## lane 1
Design upsample_csc, start of the top module:
module upsample_csc (
    input  logic        clk,
    input  logic        resetn,
    input  logic        start,
    output logic        done,
    input  logic [15:0] sram_read_data,
    output logic [15:0] sram_write_data,
    output logic [17:0] sram_address,
    output logic        sram_we_n
);
For scale: about 0.048 mm² of cells after synthesis.
==> flow/config.mk <==
export PLATFORM = sky130hd
export DESIGN_NAME = upsample_csc
export DESIGN_NICKNAME = upsample_csc
export VERILOG_FILES = /design/flow/design.v
export SDC_FILE = /design/flow/constraint.sdc
export NUM_CORES = 4
export LEC_CHECK = 0
export ABC_AREA = 1
export CAP_MARGIN = 5
export CELL_PAD_IN_SITES_DETAIL_PLACEMENT = 0
export CELL_PAD_IN_SITES_GLOBAL_PLACEMENT = 2
export CORE_MARGIN = 7
export CORE_UTILIZATION = 18
export CTS_CLUSTER_DIAMETER = 55
export GPL_ROUTABILITY_DRIVEN = 0
export MAX_ROUTING_LAYER = met4
export MIN_ROUTING_LAYER = met1
export PLACE_DENSITY = 0.64
export SETUP_SLACK_MARGIN = 2.06
export SLEW_MARGIN = 30
==> flow/constraint.sdc <==
create_clock -name core_clock -period 13.2 [get_ports {clk}]
set_input_delay 2.6400 -clock core_clock [delete_from_list [all_inputs] [get_ports {clk}]]
set_output_delay 2.6400 -clock core_clock [all_outputs]
set_load 0.01 [all_outputs]
run.sh (not shown) runs the stock make flow with config.mk's settings and CLKGATE_MAP_FILE=.
[inputs] lane 2 vs lane 1
Settings: a change of SETUP_SLACK_MARGIN from 2.06 to -0.68; a change of SLEW_MARGIN from 30 to 40; a change of CELL_PAD_IN_SITES_GLOBAL_PLACEMENT from 2 to 0; a deleted PLACE_DENSITY that had been 0.64; a change of CORE_UTILIZATION from 18 to 72; a deleted MAX_ROUTING_LAYER that had been met4; an added PLACE_DENSITY_LB_ADDON of 0.2; a deleted GPL_ROUTABILITY_DRIVEN that had been 0; a change of the clock period (ns, I/O delays scaled along) from 13.2 to 9.06.
[summary]
| lane 2 | all stages done | FAIL | negative setup slack |. Compared to lane 1, lane 2 has met2 capacity usage during global routing 44 points higher. Comparing maximum single-stage delay on the critical path for lane 1 and lane 2, the smaller number came from lane 1. In terms of clock-pin slew of the registers on the worst-case setup and hold paths, lane 2 and lane 1 differ only marginally. Looking at final critical-path share of the clock period, lane 2 sits 38 points above lane 1. Lower multi-input gate share of the layout cell area was reported by lane 1, not lane 2. In lane 2 the area of all placed cells without fillers turned out about 3.3% higher than in lane 1.
## Diff of input files: lane 3 against lane 2
Settings: changing CORE_MARGIN from 7 to 2; setting CTS_CLUSTER_SIZE to 35 for the first time; setting PLACE_DENSITY to 0.64 for the first time; changing CTS_CLUSTER_DIAMETER from 55 to 355; removing PLACE_DENSITY_LB_ADDON (formerly 0.2); changing SLEW_MARGIN from 40 to 0; setting HOLD_SLACK_MARGIN to -0.09 for the first time; changing SETUP_SLACK_MARGIN from -0.68 to 0.48; changing the clock period (ns, I/O delays scaled along) from 9.06 to 8.79.
- The number of levels in the clock H-tree of lane 3 falls short of that of lane 2 by 1.
- Between lane 2 and lane 3, the difference in adder and majority cell fraction of the synthesized area is negligible.
- The routability-driven placement congestion ratio of lane 3 is lower than that of lane 2.
- When the final numbers for lane 2 and lane 3 were put side by side, the estimated wirelength of the detail-placed design turned out to be smaller in lane 3.
- Cell count after placement: lane 3 vs lane 2 — no meaningful difference
- ~same synthesized flop and latch total in lane 2 and lane 3
- In lane 3 relative to lane 2, chip footprint had gone down by a little under 10%.
- Placed cell area grows slightly when moving from lane 2 to lane 3.
- Re quantity of hold-fixing buffers added after cts: no difference whatsoever between lane 2 and lane 3.
- The run showing the smaller floorplan die height is lane 3.
- Lane 3 never completed; the flow aborted with a tool error in global routing (5_1_grt).
- Number of resized instances in the post-cts repair step is lower on lane 2


upsample_csc again, from the RTL that the note above started with.
==> flow/design.v (excerpt) <==
module upsample_csc (
    input  logic        clk,
    input  logic        resetn,
    input  logic        start,
    output logic        done,
    input  logic [15:0] sram_read_data,
    output logic [15:0] sram_write_data,
    output logic [17:0] sram_address,
    output logic        sram_we_n
);
logic [31:0] mult_1_in1, mult_1_in2;
logic [31:0] mult_2_in1, mult_2_in2;
logic [31:0] mult_3_in1, mult_3_in2;
logic [63:0] mult_1_res, mult_2_res, mult_3_res;
assign mult_1_res = mult_1_in1 * mult_1_in2;
assign mult_2_res = mult_2_in1 * mult_2_in2;
assign mult_3_res = mult_3_in1 * mult_3_in2;
M1 M1_unit (
    .CLOCK_50_I(clk),
    .resetn(resetn),
    .M1_start(start),
    .M1_done(done),
    .M1_SRAM_read_data(sram_read_data),
    .M1_SRAM_write_data(sram_write_data),
    .M1_SRAM_address(sram_address),
    .M1_SRAM_we_n(sram_we_n),
    .M1_mult_1_in1(mult_1_in1),
    .M1_mult_1_in2(mult_1_in2),
    .M1_mult_2_in1(mult_2_in1),
    .M1_mult_2_in2(mult_2_in2),
    .M1_mult_3_in1(mult_3_in1),
    .M1_mult_3_in2(mult_3_in2),
    .M1_mult_res_1(mult_1_res),
    .M1_mult_res_2(mult_2_res),
    .M1_mult_res_3(mult_3_res)
);
endmodule
clock: 11.0 ns
lec_check: 0
cap_margin: 20
core_margin: 2
core_utilization: 70
place_density: 0.64
setup_slack_margin: 1.54
slew_margin: 20
Change:
- CAP_MARGIN: 20 -> 35
- CELL_PAD_IN_SITES_DETAIL_PLACEMENT: unset -> 2
- CELL_PAD_IN_SITES_GLOBAL_PLACEMENT: unset -> 2
- CORE_UTILIZATION: 70 -> 22
- GPL_TIMING_DRIVEN: unset -> 0
- HOLD_SLACK_MARGIN: unset -> -0.01
- PLACE_DENSITY: 0.64 -> unset
- SETUP_SLACK_MARGIN: 1.54 -> unset
- SLEW_MARGIN: 20 -> 35
- TNS_END_PERCENT: unset -> 65
Worst setup slack is worse by 0.40 ns.
Cell area climbs by a few percent.
Change:
- CAP_MARGIN: 35 -> 20
- CELL_PAD_IN_SITES_DETAIL_PLACEMENT: 2 -> unset
- CELL_PAD_IN_SITES_GLOBAL_PLACEMENT: 2 -> unset
- CORE_UTILIZATION: 22 -> 40
- GPL_TIMING_DRIVEN: 0 -> unset
- HOLD_SLACK_MARGIN: -0.01 -> unset
- PLACE_DENSITY: unset -> 0.6
- SLEW_MARGIN: 35 -> 20
- TNS_END_PERCENT: 65 -> unset
After rerunning:
- utilization increases by 19 points
- die area shrinks by 45%
- synthesized cell count is unchanged
- maximum frequency climbs by 0.40%
Change:
- CAP_MARGIN: 20 -> 15
- CELL_PAD_IN_SITES_DETAIL_PLACEMENT: unset -> 0
- CELL_PAD_IN_SITES_GLOBAL_PLACEMENT: unset -> 3
- GPL_TIMING_DRIVEN: unset -> 0
- PLACE_DENSITY: 0.6 -> unset
- PLACE_DENSITY_LB_ADDON: unset -> 0.13
- SLEW_MARGIN: 20 -> 40
Maximum frequency stays flat.
Global-route usage goes up by 3.7 points.
Sequential cell count is unchanged.


upsample_csc again, from the RTL that the note above started with.
Settings: LEC_CHECK=0, ABC_AREA=0, CAP_MARGIN=20, CORE_MARGIN=2, CORE_UTILIZATION=64, CTS_CLUSTER_SIZE=97, PLACE_DENSITY=0.43, SLEW_MARGIN=20; clock period 6.93 ns.
The starting point stopped in global routing (5_1_grt) (ODB-0269).
Rerun with:
--- a/flow/config.mk
+++ b/flow/config.mk
@@ -8 +7,0 @@
-export ABC_AREA = 0
@@ -11 +10 @@
-export CORE_UTILIZATION = 64
+export CORE_UTILIZATION = 63
@@ -13 +12 @@
-export PLACE_DENSITY = 0.43
+export PLACE_DENSITY = 0.6
==> flow/constraint.sdc (replaced) <==
create_clock -name core_clock -period 9.9 [get_ports {clk}]
set_input_delay 1.9800 -clock core_clock [delete_from_list [all_inputs] [get_ports {clk}]]
set_output_delay 1.9800 -clock core_clock [all_outputs]
set_load 0.01 [all_outputs]
Effect: Now the flow finished but failed the layout checks on setup timing; synthesized cell count is unchanged; die size rises by 1.6%; synthesized area stays the same.
Rerun with:
--- a/flow/config.mk
+++ b/flow/config.mk
@@ -10,2 +10 @@
-export CORE_UTILIZATION = 63
-export CTS_CLUSTER_SIZE = 97
+export CORE_UTILIZATION = 40
==> flow/constraint.sdc (replaced) <==
create_clock -name core_clock -period 10.7 [get_ports {clk}]
set_input_delay 2.1400 -clock core_clock [delete_from_list [all_inputs] [get_ports {clk}]]
set_output_delay 2.1400 -clock core_clock [all_outputs]
set_load 0.01 [all_outputs]
After rerunning:
- The new run completed with no timing, DRC or antenna violations
- design area went down by 1.4%
- sequential share of layout area went up by 0.23 points
- count of clock-buffer cells in the layout went up by 2
- synthesized area is unchanged
- first-iteration DRC count went down by 25%
- via count went down by 3.1%
- synthesized cell count does not change


## job 5720
Starting RTL as in the previous note.
==> flow/config.mk <==
export PLATFORM = sky130hd
export DESIGN_NAME = upsample_csc
export DESIGN_NICKNAME = upsample_csc
export VERILOG_FILES = /design/flow/design.v
export SDC_FILE = /design/flow/constraint.sdc
export NUM_CORES = 4
export LEC_CHECK = 0
export CAP_MARGIN = 20
export CORE_MARGIN = 2
export CORE_UTILIZATION = 58
export HOLD_SLACK_MARGIN = -0.09
export PLACE_DENSITY = 0.6
export SETUP_SLACK_MARGIN = 1.45
export SLEW_MARGIN = 20
export TNS_END_PERCENT = 5
==> flow/constraint.sdc <==
create_clock -name core_clock -period 10.7 [get_ports {clk}]
set_input_delay 2.1400 -clock core_clock [delete_from_list [all_inputs] [get_ports {clk}]]
set_output_delay 2.1400 -clock core_clock [all_outputs]
set_load 0.01 [all_outputs]
Relative to job 5720, the following input files were edited for job 5956:
- HOLD_SLACK_MARGIN no longer set, was -0.09
- CORE_UTILIZATION now 40, was 58
- TNS_END_PERCENT no longer set, was 5
- SETUP_SLACK_MARGIN no longer set, was 1.45
- the clock period (ns, I/O delays scaled along) now 12.0, was 10.7
==> results <==
Re sequential share of layout area: job 5956 and job 5720 aren't equal, and the higher value belongs to job 5956. Against job 5720, first-pass GRT wire length in job 5956 came out better. Inserted tap cell count for job 5956 is higher than for job 5720. In job 5956, the via count came out 2.1% below the value in job 5720. Job 5720 reports its cell at the slowest stage of the critical path as sky130_fd_sc_hd__fa_1 while job 5956 reports sky130_fd_sc_hd__or4b_2. Job 5956 vs job 5720 — number of cells in the design after placement rose 445.
The inputs of job 6872 differ from those of job 5956 as listed below.
- PLACE_DENSITY no longer set, was 0.6
- CORE_UTILIZATION now 65, was 40
- the clock period (ns, I/O delays scaled along) now 8.62, was 12.0
==> results <==
Nothing crashed in job 6872 and all stages finished; the problem is that the final layout failed, the offending checks being setup timing. Job 6872 vs. job 5956: minimum setup slack in the final design now sits lower, total routed wire length on the met1 layer now sits higher, time the final worst path needs with I/O delays and setup now sits lower. Count of inserted tapcells came out lower on job 6872 than on job 5956. The combinational share of cell area of job 6872 is lower than that of job 5956. Taking job 5956 as the reference point, the starting density of the core of job 6872 rises by 26 points.
Input-level comparison between job 8027 and job 6872:
- a change of CORE_UTILIZATION from 65 to 14
- an added PLACE_DENSITY of 0.6
- a change of the clock period (ns, I/O delays scaled along) from 8.62 to 11.1
### Flow results
- Job 8027 ended with every stage complete and zero timing, DRC or antenna violations.
- Core box area: job 8027 vs job 6872 up 370%
- Of job 6872 and job 8027, the run reporting the higher data required time of the worst path was job 8027.
- From job 6872 to job 8027 the numbers moved as follows: path length in cells of the critical path has increased; worst slack on hold paths dropped 8.6 ps.
